==> inputs of 05-22 <==
// top
module top (
    input  logic        clk,
    input  logic        reset,
    input  logic [31:0] instr,
    output logic [31:0] result
);
make LEC_CHECK=0 CAP_MARGIN=20 CORE_MARGIN=2 CORE_UTILIZATION=59 SLEW_MARGIN=20 finish   # period 240.0 ns
run.sh (not shown) runs the stock make flow with config.mk's settings and CLKGATE_MAP_FILE=.
==> 10-20: changes against 05-22 <==
--- a/flow/config.mk
+++ b/flow/config.mk
@@ -7,5 +7,15 @@
 export LEC_CHECK = 0
+export ABC_AREA = 0
 export CAP_MARGIN = 20
+export CELL_PAD_IN_SITES_DETAIL_PLACEMENT = 1
+export CELL_PAD_IN_SITES_GLOBAL_PLACEMENT = 1
 export CORE_MARGIN = 2
-export CORE_UTILIZATION = 59
+export CORE_UTILIZATION = 61
+export CTS_CLUSTER_DIAMETER = 397
+export CTS_CLUSTER_SIZE = 17
+export GPL_ROUTABILITY_DRIVEN = 0
+export GPL_TIMING_DRIVEN = 0
+export MIN_ROUTING_LAYER = met1
+export SETUP_SLACK_MARGIN = 5.0
 export SLEW_MARGIN = 20
+export TNS_END_PERCENT = 25
==> flow/constraint.sdc (replaced) <==
create_clock -name core_clock -period 250.0 [get_ports {clk}]
set_input_delay 50.0000 -clock core_clock [delete_from_list [all_inputs] [get_ports {clk}]]
set_output_delay 50.0000 -clock core_clock [all_outputs]
set_load 0.01 [all_outputs]
==> impl_metrics.csv <==
group,metric,value,unit
floorplanning,core_area,0.181,mm²
run_status,outcome,"aborted with a tool error",
run_status,error_that_ended_the_run,"[ERROR GRT-0116] Global routing finished with congestion. Check the congestion regions in the DRC Viewer.",
run_status,last-stage-reached,"global routing",
placed_design,io_buffers,53,
The numbers above come from 10-20.

==> impl_metrics.csv <==
group,metric,value,unit
critical_path,cp_num_cells,945,
placed_design,io_buffers,65,
placed_design,gp_congestion,1.07,
timing,fin_skew,0.0583,ns
run_status,outcome,"finished clean",
critical_path,critical_path.top_delay_family,"AND-OR/OR-AND gates",
floorplanning,core_area,0.187,mm²
The numbers above come from 05-22.


---

==> lagoon: inputs <==
Starting RTL as in the previous note.
export LEC_CHECK = 0
export ABC_AREA = 1
export CAP_MARGIN = 20
export CELL_PAD_IN_SITES_DETAIL_PLACEMENT = 1
export CORE_MARGIN = 2
export CORE_UTILIZATION = 40
export GPL_TIMING_DRIVEN = 0
export HOLD_SLACK_MARGIN = 0.2
export SETUP_SLACK_MARGIN = 5.0
export SLEW_MARGIN = 20
create_clock -name core_clock -period 250.0 [get_ports {clk}]
==> onyx (differences from lagoon) <==
==> flow/config.mk (replaced) <==
export PLATFORM = sky130hd
export DESIGN_NAME = top
export DESIGN_NICKNAME = top
export VERILOG_FILES = /design/flow/design.v
export SDC_FILE = /design/flow/constraint.sdc
export NUM_CORES = 4
export LEC_CHECK = 0
export CAP_MARGIN = 20
export CORE_MARGIN = 2
export CORE_UTILIZATION = 40
export SLEW_MARGIN = 20
==> flow/constraint.sdc (replaced) <==
create_clock -name core_clock -period 240.0 [get_ports {clk}]
set_input_delay 48.0000 -clock core_clock [delete_from_list [all_inputs] [get_ports {clk}]]
set_output_delay 48.0000 -clock core_clock [all_outputs]
set_load 0.01 [all_outputs]
==> nickel (differences from lagoon) <==
==> flow/config.mk (replaced) <==
export PLATFORM = sky130hd
export DESIGN_NAME = top
export DESIGN_NICKNAME = top
export VERILOG_FILES = /design/flow/design.v
export SDC_FILE = /design/flow/constraint.sdc
export NUM_CORES = 4
export LEC_CHECK = 0
export CAP_MARGIN = 20
export CORE_MARGIN = 2
export CORE_UTILIZATION = 68
export CTS_CLUSTER_DIAMETER = 221
export HOLD_SLACK_MARGIN = -0.09
export SETUP_SLACK_MARGIN = 5.0
export SLEW_MARGIN = 20
==> flow/constraint.sdc (replaced) <==
create_clock -name core_clock -period 191.0 [get_ports {clk}]
set_input_delay 38.2000 -clock core_clock [delete_from_list [all_inputs] [get_ports {clk}]]
set_output_delay 38.2000 -clock core_clock [all_outputs]
set_load 0.01 [all_outputs]
==> results <==
onyx produced a clean layout. lagoon completed without violations. nickel never finished: it broke off in 5_1_grt, error GRT-0232.
Between onyx and lagoon, the lower via count is in onyx (gap about 20%, measured against lagoon).
In lagoon the first-iteration DRC count is larger than in onyx, by about 3.4%.
Of lagoon and onyx, lagoon has the higher synthesized area (gap 10%, measured against onyx).
Of lagoon and onyx, lagoon has the higher clock skew (gap 0.014 ns).
Hold slack: lagoon is worse than onyx (0.023 ns).
In lagoon the final cell count is higher than in onyx, by about 30%.
Die size: lagoon is larger than nickel (86%).
In synthesized cell count, nickel and onyx do not differ.
Of onyx and lagoon, onyx has the higher critical path depth (gap 87).
==> figures <==
metric                                                             onyx                     nickel      lagoon
Count of inverters other than clock inverters in the layout        1069                          -        2530
DR iter-0 viols                                                    9710                          -       10000
Clk slew on worst S/H paths                                     0.07 ns                          -     0.06 ns
Critical path's slowest cell                                   a222oi_1                          -    a221oi_1
Result of the run                      no timing/DRC/antenna violations  aborted with a tool error  no timing/DRC/antenna violations
Last stage reached                                                    -                    5_1_grt           -
Area of the core                                             276000 µm²                 162000 µm²  303000 µm²
Seq share, synth                                                  18.1%                      18.1%       16.4%
Worst slack at placement                                      -0.669 ns                   -6.52 ns    32.50 ns
Signal arrival time at the worst endpoint                     226.93 ns                          -   220.95 ns
Worst slew margin relative to its limit                           16.6%                          -       11.4%
Total met3 wirelength after detailed routing                    29.1 mm                          -     35.4 mm
Average instance area after synthesis                          8.50 µm²                   8.50 µm²    6.81 µm²
Full die area                                                281000 µm²                 166000 µm²  310000 µm²
Insertion delay to the later sink of the worst-skew pair        0.74 ns                          -     0.72 ns
Cell Count Post-Placement                                         16600                      18000       22000
Most Frequent Cell on Critical Path                             a21oi_1                          -     nand2_1
Share of cell area taken by muxes after synthesis                 10.4%                      10.4%     0.0441%
Initial Utilization                                               40.2%                      68.3%       40.3%
Hold Path Depth                                                       1                          -           2
Clock tree from TritonCTS                                           yes                          -         yes
